==> inputs of job 461 <==
==> flow/design.v <==
	parameter cmp = 5'b11000;
	parameter load_r = 5'b11001;
	parameter store_r = 5'b11010;
	parameter br = 5'b11011;
	parameter cmpi = 5'b11100;
	parameter load = 5'b11101;
	parameter store = 5'b11110;
	parameter load_i = 5'b11111;
	parameter b = 5'b10000;
	parameter beq = 5'b10001;
	parameter bne = 5'b10010;
	parameter bhe = 5'b10011;
	parameter bst = 5'b10100;
	parameter bleq = 5'b10101;
	parameter blne = 5'b10110;
	parameter bl = 5'b10111;
	parameter WORD_SIZE = 16, ALU_OP_SIZE = 3, REG_ADDR_SIZE = 3;
module mux2(out, select, in0, in1, in2, in3);
	parameter WORD_SIZE = 16;
	output reg [WORD_SIZE-1:0] out;
	input [WORD_SIZE-1:0] in0, in1, in2, in3;
	input [1:0] select;
	always@* begin
		case(select)
			2'b00: out = in0;
			2'b01: out = in1;
			2'b10: out = in2;
			2'b11: out = in3;
		endcase
	end
endmodule
module ALU(out, flags, op, in_a, in_b);
	parameter WORD_SIZE = 16, OP_SIZE = 3;
	output reg[WORD_SIZE-1:0] out;
	output[WORD_SIZE-1:0] flags;
	input[OP_SIZE-1:0] op;
	input[WORD_SIZE-1:0] in_a;
	input[WORD_SIZE-1:0] in_b;
	always@(op,in_a,in_b) begin
		case(op)
			1'b0: out = in_a + in_b;
			1'b1: out = in_a - in_b;
			2'b10: out = ~in_a;
			2'b11: out = in_a & in_b;
			3'b100: out = in_a | in_b;
			3'b101: out = in_a ^ in_b;
			3'b110: out = in_a * in_b;
			3'b111: out = in_a >> in_b;
		endcase
	end
	assign flags[WORD_SIZE-1:3] = 0;
	assign flags[0] = (in_a == in_b);
	assign flags[1] = (in_a >= in_b);
	assign flags[2] = (out == 0);
endmodule
module register_file(reg_buff1, reg_buff2, write, addr1, addr2, addr_in,
							data_in, clk, write_buff1, write_buff2);
	parameter WORD_SIZE = 16, REG_NUM = 8;
	output reg [WORD_SIZE-1:0] reg_buff1,reg_buff2;
	input write, clk, write_buff1, write_buff2;
	input [2:0] addr1, addr2, addr_in;
	input [WORD_SIZE-1:0] data_in;
	reg [WORD_SIZE-1:0] reg_file[REG_NUM-1:0];
	always@(posedge clk) begin
		if(write_buff1)
			reg_buff1 <= reg_file[addr1];
		if(write_buff2)
			reg_buff2 <= reg_file[addr2];
	end
	always@(posedge clk) begin
		if(write) reg_file[addr_in] <= data_in;
	end
endmodule
module ir_decode(instruction_reg, reg_addr2, reg_addr1, reg_addr_in,
					  imm1, imm2, imm3, alu_op, opcode);
	parameter cmp = 5'b11000;
	parameter load_r = 5'b11001;
	parameter store_r = 5'b11010;
	parameter br = 5'b11011;
	parameter cmpi = 5'b11100;
	parameter load = 5'b11101;
	parameter store = 5'b11110;
	parameter load_i = 5'b11111;
	parameter b = 5'b10000;
	parameter beq = 5'b10001;
	parameter bne = 5'b10010;
	parameter bhe = 5'b10011;
	parameter bst = 5'b10100;
	parameter bleq = 5'b10101;
	parameter blne = 5'b10110;
	parameter bl = 5'b10111;
	parameter WORD_SIZE = 16, ALU_OP_SIZE = 3, REG_ADDR_SIZE = 3;
	input [WORD_SIZE-1:0] instruction_reg;
	output [REG_ADDR_SIZE-1:0] reg_addr1, reg_addr_in;
	output reg [REG_ADDR_SIZE-1:0] reg_addr2;
	output [10:0] imm1;
	output [7:0] imm2;
	output [4:0] imm3;
	output [ALU_OP_SIZE-1:0] alu_op;
	output [4:0] opcode;
	wire [REG_ADDR_SIZE-1:0] rc, rb, ra;
	assign ra = instruction_reg[2:0];
	assign rb = instruction_reg[5:3];
	assign rc = instruction_reg[8:6];
	assign imm1 = instruction_reg[10:0];
	assign imm2 = instruction_reg[10:3];
	assign imm3 = instruction_reg[10:6];
	assign opcode = instruction_reg[15:11];
	assign alu_op = (opcode == load_r || opcode == store_r) ? 3'b000 : opcode[2:0];
	parameter lr = 3'b111;
	assign reg_addr1 = (opcode == br || opcode == store || opcode == cmp || opcode == cmpi) ? ra : rb;
	always@(*) begin
		if(opcode == store_r) reg_addr2 = ra;
		else if(opcode == cmp) reg_addr2 = rb;
		else reg_addr2 = rc;
	end
	assign reg_addr_in = (opcode == bl) ? lr : ra;
endmodule
module control_unit(clk, reset, ALU_in2_mux, mem_out_mux, PC_mux, memory_addr_mux, data_in_mux,
						  reg_buff1_write, reg_buff2_write, status_reg_write, ALU_out_write,
						  reg_write, PC_write, IR_write, memory_write, opcode, status_reg);
	parameter cmp = 5'b11000;
	parameter load_r = 5'b11001;
	parameter store_r = 5'b11010;
	parameter br = 5'b11011;
	parameter cmpi = 5'b11100;
	parameter load = 5'b11101;
	parameter store = 5'b11110;
	parameter load_i = 5'b11111;
	parameter b = 5'b10000;
	parameter beq = 5'b10001;
	parameter bne = 5'b10010;
	parameter bhe = 5'b10011;
	parameter bst = 5'b10100;
	parameter bleq = 5'b10101;
	parameter blne = 5'b10110;
	parameter bl = 5'b10111;
	parameter WORD_SIZE = 16, ALU_OP_SIZE = 3, REG_ADDR_SIZE = 3;
	input clk, reset;
	input [4:0] opcode;
	input [WORD_SIZE-1:0] status_reg;
	output reg mem_out_mux;
	output reg [1:0] ALU_in2_mux, PC_mux, memory_addr_mux, data_in_mux;
	output reg reg_buff1_write, reg_buff2_write, status_reg_write, ALU_out_write;
	output reg reg_write, PC_write, IR_write, memory_write;
	parameter fetch = 0, decode = 1, execute = 2, memory_access = 3, write_back = 4, reset_st = 5;
	reg [2:0] stage;
	always @(*) begin
		disable_write_signals;
		zero_muxes;
		case(stage)
			fetch: begin
				memory_addr_mux = 0;
				IR_write = 1;
				PC_mux = 0;
				PC_write = 1;
			end
			decode: begin
				reg_buff1_write = (alu_op(opcode) || inst_type(opcode) == 2 ||
										 opcode == store ||  opcode == store_r ||
										 opcode == load_r || cmp_op(opcode));
				reg_buff2_write = (inst_type(opcode) == 1 || opcode == cmp ||
										 opcode == store_r || opcode == cmp);
			end
			execute: begin
				if((inst_type(opcode) == 1 || opcode == cmp)) ALU_in2_mux = 0;
				else if(opcode == cmpi) ALU_in2_mux = 2;
				else ALU_in2_mux = 1;
				ALU_out_write = 1;
				if(opcode != load_r && opcode != store_r) status_reg_write = 1;
			end
			memory_access: begin
				if(opcode == load || opcode == load_r) begin
					if(opcode == load) memory_addr_mux = 2;
					else memory_addr_mux = 3;
					data_in_mux = 1;
					reg_write = 1;
				end
				if(opcode == store || opcode == store_r) begin
					if(opcode == store) memory_addr_mux = 2;
					else memory_addr_mux = 3;
					mem_out_mux = (opcode == store);
					memory_write = 1;
				end
			end
			write_back: begin
				if(write_reg_file(opcode)) begin
					if(opcode == load_i) data_in_mux = 2;
					else if(opcode == bl) data_in_mux = 3;
					else if(alu_op(opcode)) data_in_mux = 0;
					reg_write = 1;
				end
				if(inst_type(opcode) == 4 || opcode == br) begin
					if(opcode == br) PC_mux = 2;
					else PC_mux = 1;
					PC_write = 1;
				end
			end
			reset_st: begin
				PC_mux = 3;
				PC_write = 1;
			end
		endcase
	end
	always @(posedge clk or posedge reset) begin
		if(reset) begin
			stage <= reset_st;
		end else
		case(stage)
			fetch: stage <= decode;
			decode:
				if(opcode == load_i || opcode == br || (inst_type(opcode) == 4 &&	
						~cancel_branch(opcode, status_reg[1:0])))
					stage <= write_back;
				else if(cancel_branch(opcode, status_reg[1:0]))
					stage <= fetch;
				else if(opcode == load || opcode == store)
					stage <= memory_access;
				else
					stage <= execute;
			execute:
				if(cmp_op(opcode))
					stage <= fetch;
				else if(opcode == load_r || opcode == store_r)
					stage <= memory_access;
				else
					stage <= write_back;
			memory_access: stage <= fetch;
			write_back: stage <= fetch;
			reset_st: stage <= fetch;
		endcase
	end
	task disable_write_signals;
		{reg_buff1_write, reg_buff2_write, status_reg_write, ALU_out_write, 
			reg_write, PC_write, IR_write, memory_write} = 0;
	endtask
	task zero_muxes;
		{ALU_in2_mux, mem_out_mux, PC_mux, memory_addr_mux, data_in_mux} = 0;
	endtask
	function [2:0] inst_type;
		input [4:0] op;
		if(op[4:3] == 2'b00) inst_type = 1;
		else if(op[4:2] == 3'b110 || op[4:3] == 2'b01) inst_type = 2;
		else if(op[4:2] == 3'b111) inst_type = 3;
		else if(op[4:3] == 2'b10) inst_type = 4;
		else inst_type = 0;
	endfunction
	function alu_op;
		input [4:0] op;
		alu_op = ~op[4];
	endfunction
	function write_reg_file;
		input [4:0] op;
		write_reg_file = (op == load_i || op == bl || alu_op(op));
	endfunction
	function cancel_branch;
		input [4:0] op;
		input [1:0] cond;
		cancel_branch = (((op == beq) && ~cond[0]) || ((op == bne) && cond[0])
							||((op == bleq) && ~cond[0]) || ((op == blne) && cond[0])
							||((op == bhe) && ~cond[1]) || ((op == bst) && cond[1]));
	endfunction
	function cmp_op;
		input [4:0] op;
		cmp_op = (op == cmp || op == cmpi);
	endfunction
	function load_op;
		input [4:0] op;
		load_op = (op == load || op == load_r);
	endfunction
	function store_op;
		input [4:0] op;
		store_op = (op == store || op == store_r);
	endfunction
endmodule
module datapath(clk, ALU_in2_mux, mem_out_mux, PC_mux, memory_addr_mux, data_in_mux,
					 reg_buff1_write, reg_buff2_write, status_reg_write, ALU_out_write,
					 reg_write, PC_write, IR_write,
					 memory_in, memory_addr, memory_out,
					 opcode, status_reg);
	parameter WORD_SIZE = 16, ALU_OP_SIZE = 3, REG_ADDR_SIZE = 3;
	input clk;
	input mem_out_mux;
	input [1:0] ALU_in2_mux, PC_mux, memory_addr_mux, data_in_mux;
	input reg_buff1_write, reg_buff2_write, status_reg_write, ALU_out_write;
	input reg_write, PC_write, IR_write;
	input [WORD_SIZE-1:0] memory_in;
	output [WORD_SIZE-1:0] memory_addr, memory_out;
	output [4:0] opcode;
	output reg [WORD_SIZE-1:0] status_reg;
	reg [WORD_SIZE-1:0] ALU_out_buff, PC, inst_reg;
	wire [WORD_SIZE-1:0] ALU_out, ALU_flags, ALU_in2, PC_in_wire;
	wire [WORD_SIZE-1:0] reg_buff1, reg_buff2, data_in;
	wire [REG_ADDR_SIZE-1:0] reg_addr1, reg_addr2, reg_addr_in;
	wire [ALU_OP_SIZE-1:0] ALU_op;
	wire [10:0] imm1;
	wire [7:0] imm2;
	wire [4:0] imm3;
	mux2 reg_file_mux(data_in, data_in_mux, ALU_out_buff, memory_in, imm2, PC);
	register_file registers(reg_buff1, reg_buff2, reg_write, reg_addr1, reg_addr2,
									reg_addr_in, data_in, clk, reg_buff1_write, reg_buff2_write);
	ALU alu(ALU_out, ALU_flags, ALU_op, reg_buff1, ALU_in2);
	mux2 ALU_mux(ALU_in2, ALU_in2_mux, reg_buff2, imm3, imm2, 0);
	always@(posedge clk) if(ALU_out_write) ALU_out_buff <= ALU_out;
	always@(posedge clk) if(status_reg_write) status_reg <= ALU_flags;
	ir_decode ir_decode(inst_reg, reg_addr2, reg_addr1, reg_addr_in,
				 imm1, imm2, imm3, ALU_op, opcode);
	always@(posedge clk) if(IR_write) inst_reg <= memory_in;
	mux2 PC_mux2(PC_in_wire, PC_mux, PC+1, imm1, reg_buff1, 0);
	always@(posedge clk) if(PC_write) PC <= PC_in_wire;
	mux2 Memory_mux2(memory_addr, memory_addr_mux, PC, reg_buff1, imm2, ALU_out_buff);
	assign memory_out = (mem_out_mux) ? reg_buff1 : reg_buff2;
endmodule
module CPU(clk, reset, memory_in, memory_addr, memory_out, memory_write);
	parameter WORD_SIZE = 16, ALU_OP_SIZE = 3, REG_ADDR_SIZE = 3;
	input clk, reset;
	input [WORD_SIZE-1:0] memory_in;
	output [WORD_SIZE-1:0] memory_addr, memory_out;
	output memory_write;
	wire mem_out_mux;
	wire [1:0] ALU_in2_mux, PC_mux, memory_addr_mux, data_in_mux;
	wire reg_buff1_write, reg_buff2_write, status_reg_write, ALU_out_write;
	wire reg_write, PC_write, IR_write;
	wire [4:0] opcode;
	wire [WORD_SIZE-1:0] status_reg;
	control_unit control_unit(clk, reset, ALU_in2_mux, mem_out_mux, PC_mux, memory_addr_mux, data_in_mux,
					 reg_buff1_write, reg_buff2_write, status_reg_write, ALU_out_write,
					 reg_write, PC_write, IR_write, memory_write, opcode, status_reg);
	datapath datapath(clk, ALU_in2_mux, mem_out_mux, PC_mux, memory_addr_mux, data_in_mux,
				reg_buff1_write, reg_buff2_write, status_reg_write, ALU_out_write,
				reg_write, PC_write, IR_write,
				memory_in, memory_addr, memory_out,
				opcode, status_reg);
endmodule
==> flow/run.sh <==
#!/bin/bash
# the make line also repeats each setting of config.mk as NAME=value (left out here)
make -C /OpenROAD-flow-scripts/flow DESIGN_CONFIG=/design/flow/config.mk WORK_HOME=/design/flow/orfs CLKGATE_MAP_FILE= finish
==> flow/config.mk <==
export PLATFORM = sky130hd
export DESIGN_NAME = CPU
export DESIGN_NICKNAME = CPU
export VERILOG_FILES = /design/flow/design.v
export SDC_FILE = /design/flow/constraint.sdc
export NUM_CORES = 4
export LEC_CHECK = 0
export CAP_MARGIN = 20
export CELL_PAD_IN_SITES_DETAIL_PLACEMENT = 2
export CELL_PAD_IN_SITES_GLOBAL_PLACEMENT = 0
export CORE_MARGIN = 4
export CORE_UTILIZATION = 52
export CTS_CLUSTER_SIZE = 74
export GPL_ROUTABILITY_DRIVEN = 0
export GPL_TIMING_DRIVEN = 0
export HOLD_SLACK_MARGIN = 0.14
export MIN_ROUTING_LAYER = met2
export PLACE_DENSITY_LB_ADDON = 0.05
export SETUP_SLACK_MARGIN = 0.47
export SLEW_MARGIN = 5
export TNS_END_PERCENT = 35
==> flow/constraint.sdc <==
create_clock -name core_clock -period 11.7 [get_ports {clk}]
set_input_delay 2.3400 -clock core_clock [delete_from_list [all_inputs] [get_ports {clk}]]
set_output_delay 2.3400 -clock core_clock [all_outputs]
set_load 0.01 [all_outputs]
==> job 2483: changes against job 461 <==
==> flow/config.mk (replaced) <==
export PLATFORM = sky130hd
export DESIGN_NAME = CPU
export DESIGN_NICKNAME = CPU
export VERILOG_FILES = /design/flow/design.v
export SDC_FILE = /design/flow/constraint.sdc
export NUM_CORES = 4
export LEC_CHECK = 0
export CAP_MARGIN = 20
export CORE_MARGIN = 2
export CORE_UTILIZATION = 40
export SLEW_MARGIN = 20
==> flow/constraint.sdc (replaced) <==
create_clock -name core_clock -period 10.0 [get_ports {clk}]
set_input_delay 2.0000 -clock core_clock [delete_from_list [all_inputs] [get_ports {clk}]]
set_output_delay 2.0000 -clock core_clock [all_outputs]
set_load 0.01 [all_outputs]
==> results <==
item                                                                            job 461                   job 2483
YS warnings                                                                          14                         14
Post-placement worst setup slack                                                2.19 ns                    1.78 ns
FP Core Util                                                                      0.529                      0.403
Post-synthesis async set-or-reset flop share                                     0.0278                     0.0278
Unique cell type count in the Yosys netlist                                          73                         73
Number of nets produced by synthesis                                              1,818                      1,818
Placeable core region                                                        0.0327 mm²                 0.0429 mm²
Fraction of synthesized area in multiplexers                                      0.136                      0.136
Placed Instances                                                                  2,125                      2,199
Number of placement rows                                                             66                         76
Count leader, synth                                           sky130_fd_sc_hd__edfxtp_1  sky130_fd_sc_hd__edfxtp_1
Post-Synth Simple-Gate Area                                                       0.115                      0.115
Status                                                                   did not finish    complete, no violations
Stage where the flow stopped                                                    4_1_cts                          -
Chip Area                                                                    0.0363 mm²                 0.0449 mm²
Per-instance average area after synthesis                                      10.7 µm²                   10.7 µm²
Horiz. Die Dim                                                                   190 µm                     212 µm
Summed instance area of the synthesized netlist                              0.0173 mm²                 0.0173 mm²
Overall die height                                                               190 µm                     212 µm
Final HPWL from detailed placement                                            63,200 µm                  41,500 µm
Seq share, synth                                                                  0.373                      0.373
Area fraction in full adders, half adders and majority gates                      0.168                      0.168
IO Pins                                                                              51                         51
Area leader share                                                                 0.364                      0.364
Synth area leader                                             sky130_fd_sc_hd__edfxtp_1  sky130_fd_sc_hd__edfxtp_1
Cell area reported after detailed placement                                  0.0185 mm²                 0.0185 mm²
Register bit total from synthesis                                                   216                        216
Post-synthesis cell count                                                         1,617                      1,617
